run 1:
Design uart_top, start of the top module:
module  uart_top(
								input  clk,
								input  rst_n,
								input  din,
								input sw8,
								output  reg  [23:0] pic_out,
								output  reg [16:0] addr,
								output  reg wr_ram,
								output  tx,
								output  reg pic_done,    
								output  reg  pic_download,    
								output  reg [7:0] rgb_led
								);
Settings: LEC_CHECK=0, ABC_AREA=1, CAP_MARGIN=20, CORE_ASPECT_RATIO=0.5, CORE_MARGIN=2, CORE_UTILIZATION=72, CTS_CLUSTER_DIAMETER=361, CTS_CLUSTER_SIZE=94, SETUP_SLACK_MARGIN=0.3, SLEW_MARGIN=20, TNS_END_PERCENT=10; clock period 2.04 ns.
run.sh (not shown) runs the stock make flow with config.mk's settings and CLKGATE_MAP_FILE=.
The final report for run 1 shows a completed flow and a layout that fails verification, specifically setup timing.
Input changes introduced in run 2 (baseline for comparison: run 1):
==> flow/config.mk <==
export PLATFORM = sky130hd
export DESIGN_NAME = uart_top
export DESIGN_NICKNAME = uart_top
export VERILOG_FILES = /design/flow/design.v
export SDC_FILE = /design/flow/constraint.sdc
export NUM_CORES = 4
export LEC_CHECK = 0
export CAP_MARGIN = 20
export CORE_MARGIN = 2
export CORE_UTILIZATION = 40
export SLEW_MARGIN = 20
==> flow/constraint.sdc <==
create_clock -name core_clock -period 3.68 [get_ports {clk}]
set_input_delay 0.7360 -clock core_clock [delete_from_list [all_inputs] [get_ports {clk}]]
set_output_delay 0.7360 -clock core_clock [all_outputs]
set_load 0.01 [all_outputs]
Notes after the runs:
Run 2 went all the way through synthesis, placement and routing and the layout is clean on timing, DRC and antenna.
Run 2 ended up with sky130_fd_sc_hd__or3b_2 as its cell type of the slowest stage on the worst timing path; run 1 ended up with sky130_fd_sc_hd__dfrtp_2.
Delta (run 2 minus run 1): average via count per standard cell lost about 26%; simple-gate share of the synthesized area fell by 9.5 points; worst hold slack after final layout now larger; share of the final layout cell area in sequential cells went up.
Edits applied to the flow inputs when going from run 2 to run 3:
diff --git a/flow/config.mk b/flow/config.mk
--- a/flow/config.mk
+++ b/flow/config.mk
@@ -6,6 +6,8 @@
 export NUM_CORES = 4
 export LEC_CHECK = 0
-export CAP_MARGIN = 20
+export CAP_MARGIN = 15
 export CORE_MARGIN = 2
-export CORE_UTILIZATION = 40
+export CORE_UTILIZATION = 72
+export CTS_CLUSTER_SIZE = 38
+export SETUP_SLACK_MARGIN = 1.78
 export SLEW_MARGIN = 20
==> flow/constraint.sdc <==
create_clock -name core_clock -period 6.84 [get_ports {clk}]
set_input_delay 1.3680 -clock core_clock [delete_from_list [all_inputs] [get_ports {clk}]]
set_output_delay 1.3680 -clock core_clock [all_outputs]
set_load 0.01 [all_outputs]
Notes after the runs:
- Cmp run 3 vs run 2: global-route wire length before repair higher in run 3
- Flop share of the area | run 3 above run 2
- Run 2 leaves less setup margin than run 3.
- Compared with run 2, run 3 shows a core utilization that is 37 points higher.
#### Input delta (run 4 over run 3)
diff --git a/flow/config.mk b/flow/config.mk
--- a/flow/config.mk
+++ b/flow/config.mk
@@ -6,8 +6,10 @@
 export NUM_CORES = 4
 export LEC_CHECK = 0
+export ABC_AREA = 1
 export CAP_MARGIN = 15
 export CORE_MARGIN = 2
 export CORE_UTILIZATION = 72
-export CTS_CLUSTER_SIZE = 38
-export SETUP_SLACK_MARGIN = 1.78
+export CTS_CLUSTER_DIAMETER = 222
+export CTS_CLUSTER_SIZE = 69
+export SETUP_SLACK_MARGIN = -0.27
 export SLEW_MARGIN = 20
==> flow/constraint.sdc <==
create_clock -name core_clock -period 5.91 [get_ports {clk}]
set_input_delay 1.1820 -clock core_clock [delete_from_list [all_inputs] [get_ports {clk}]]
set_output_delay 1.1820 -clock core_clock [all_outputs]
set_load 0.01 [all_outputs]
--- outcome ---
When run 4 is set beside run 3, its actual transition at the worst max-transition pin turns out to be 100 ps smaller. On first-pass detailed-route iteration total, the higher figure sits with run 4, not run 3. Run 3 -> run 4: insertion delay at the late pin of the worst-skew pair flat.
The inputs of run 5 differ from those of run 4 as listed below.
diff --git a/flow/config.mk b/flow/config.mk
--- a/flow/config.mk
+++ b/flow/config.mk
@@ -7,9 +7,7 @@
 export LEC_CHECK = 0
 export ABC_AREA = 1
-export CAP_MARGIN = 15
+export CAP_MARGIN = 40
 export CORE_MARGIN = 2
 export CORE_UTILIZATION = 72
-export CTS_CLUSTER_DIAMETER = 222
-export CTS_CLUSTER_SIZE = 69
-export SETUP_SLACK_MARGIN = -0.27
 export SLEW_MARGIN = 20
+export TNS_END_PERCENT = 20
==> flow/constraint.sdc <==
create_clock -name core_clock -period 7.49 [get_ports {clk}]
set_input_delay 1.4980 -clock core_clock [delete_from_list [all_inputs] [get_ports {clk}]]
set_output_delay 1.4980 -clock core_clock [all_outputs]
set_load 0.01 [all_outputs]
[summary]
In the tables for run 4 and run 5, overall routed net length reads higher with run 5.
On worst path arrival time: between run 4 and run 5, it ends up higher for run 4.
Total power: run 5 below run 4

Setup of wip/delta:
Starting RTL as in the previous note.
make LEC_CHECK=0 CAP_MARGIN=30 CORE_MARGIN=2 CORE_UTILIZATION=68 CTS_CLUSTER_DIAMETER=260 GPL_ROUTABILITY_DRIVEN=1 GPL_TIMING_DRIVEN=1 PLACE_DENSITY=0.61 SLEW_MARGIN=20 finish   # period 2.16 ns
Although wip/delta finished all stages, its layout failed final checks on negative setup slack.
Inputs modified between wip/delta and wip/pepper:
Settings: putting ABC_AREA at 1 where nothing was set; putting CTS_CLUSTER_SIZE at 72 where nothing was set; putting SETUP_SLACK_MARGIN at 0.22 where nothing was set.
## What came out
To summarise wip/pepper: no stage aborted, but the layout did not pass its checks, failing on negative setup slack.
wip/pepper reports a higher post-route cell area than wip/delta does.
Diff wip/pepper and wip/delta: relative slew slack higher in wip/pepper
Number of vias after detailed routing for wip/pepper is higher than for wip/delta.
[diff] first-iteration DRC count, wip/pepper relative to wip/delta: regression
Compared with wip/delta, wip/pepper is hungrier on power.
Looking at wip/pepper and wip/delta, the power density relative to cell area is a wash.
wip/pepper vs wip/delta — net count after synthesis climbed by more than a quarter
[compare] base=wip/delta new=wip/pepper: number of cells on the critical path grew by 5; total length of routed wires grew by 22%; number of buffers created by CTS barely changed; cell count increased by 31% relative to the old numbers.
> inputs changed (wip/pepper -> wip/fjord)
Settings: a change of CORE_UTILIZATION from 68 to 70; a deleted SETUP_SLACK_MARGIN that had been 0.22; a change of CTS_CLUSTER_DIAMETER from 260 to 228; a deleted ABC_AREA that had been 1; a deleted PLACE_DENSITY that had been 0.61; a deleted CTS_CLUSTER_SIZE that had been 72; a change of the clock period (ns, I/O delays scaled along) from 2.16 to 3.25.
[summary]
- Layout checks on wip/fjord: not met. Flow itself completed; violations: negative setup slack.
- In the tables for wip/pepper and wip/fjord, post-layout total power reads higher with wip/pepper.
- In the reports for wip/pepper and wip/fjord, the smaller via count belongs to wip/fjord.
- The part of the cycle the worst path needs of wip/fjord falls short of that of wip/pepper by 23 points.
- Diff wip/fjord..wip/pepper | count of hold-fix buffers inserted at cts | unchanged
- Of wip/fjord and wip/pepper, it is wip/fjord that has the higher worst endpoint required time.
- In the flow results for wip/pepper and wip/fjord, the fraction of met1 tracks used by global routing is larger on wip/fjord.
- Yosys stat chip area ended up 5.1% lower on wip/fjord than on wip/pepper.
- Area of the placeable core (wip/fjord vs. wip/pepper) decreases by a little under 10%
- In the metrics for wip/pepper and wip/fjord, the one carrying the higher synthesized instance count is wip/pepper.
- | total internal power | wip/fjord vs wip/pepper | better |
Setup changes, wip/fjord to wip/quartz
Settings: removing CTS_CLUSTER_DIAMETER (formerly 228); changing CORE_UTILIZATION from 70 to 72; removing GPL_ROUTABILITY_DRIVEN (formerly 1); setting ABC_AREA to 1 for the first time; removing GPL_TIMING_DRIVEN (formerly 1); changing CAP_MARGIN from 30 to 20; changing the clock period (ns, I/O delays scaled along) from 3.25 to 2.58.
==> comparison <==
- From the logs: wip/quartz reached the end of the flow and failed the layout checks with negative setup slack.
- wip/fjord -> stages 100% | layout checks FAIL | negative setup slack
- Area of the mapped netlist in wip/quartz is 5.4% higher than in wip/fjord
- Cell count: wip/quartz higher than wip/fjord
- Changes observed in wip/quartz relative to wip/fjord: floorplan die area shows an increase of 250 um2, post-synthesis cell count shows an increase of about 40%.
- wip/quartz vs wip/fjord: sequential power up
- Startpoint of the worst setup timing path: uart_rx.cnt1[1] -> wip/quartz, uart_rx.cnt1[0] -> wip/fjord
- Against wip/fjord, wip/quartz comes in 9.5 points higher on simple-gate area share of the yosys netlist.
#### Input delta (wip/harbor over wip/quartz)
Settings: ABC_AREA no longer set, was 1; CORE_UTILIZATION now 43, was 72; the clock period (ns, I/O delays scaled along) now 3.68, was 2.58.
## What came out
wip/harbor completed every stage of the flow, and the final layout passed the timing, design-rule and antenna checks.
On placement row count: between wip/quartz and wip/harbor, it ends up higher for wip/harbor.
Going from wip/quartz to wip/harbor, global-route track usage on met3 now smaller, setup slack saw an increase, utilization moved down, horizontal die size went up by 26 um, sequential power now smaller.
wip/harbor ends up with a instance tally after logic synthesis that is 219 lower than in wip/quartz.
Vias: wip/harbor fewer than wip/quartz
[compare] base=wip/quartz new=wip/harbor: mean number of vias per cell went down by about 14%, data required time of the worst path rose by 970 ps, wire length decreased by 7.2 mm relative to the old numbers.
No activity file was given, so power comes from the tool's default toggle rates.
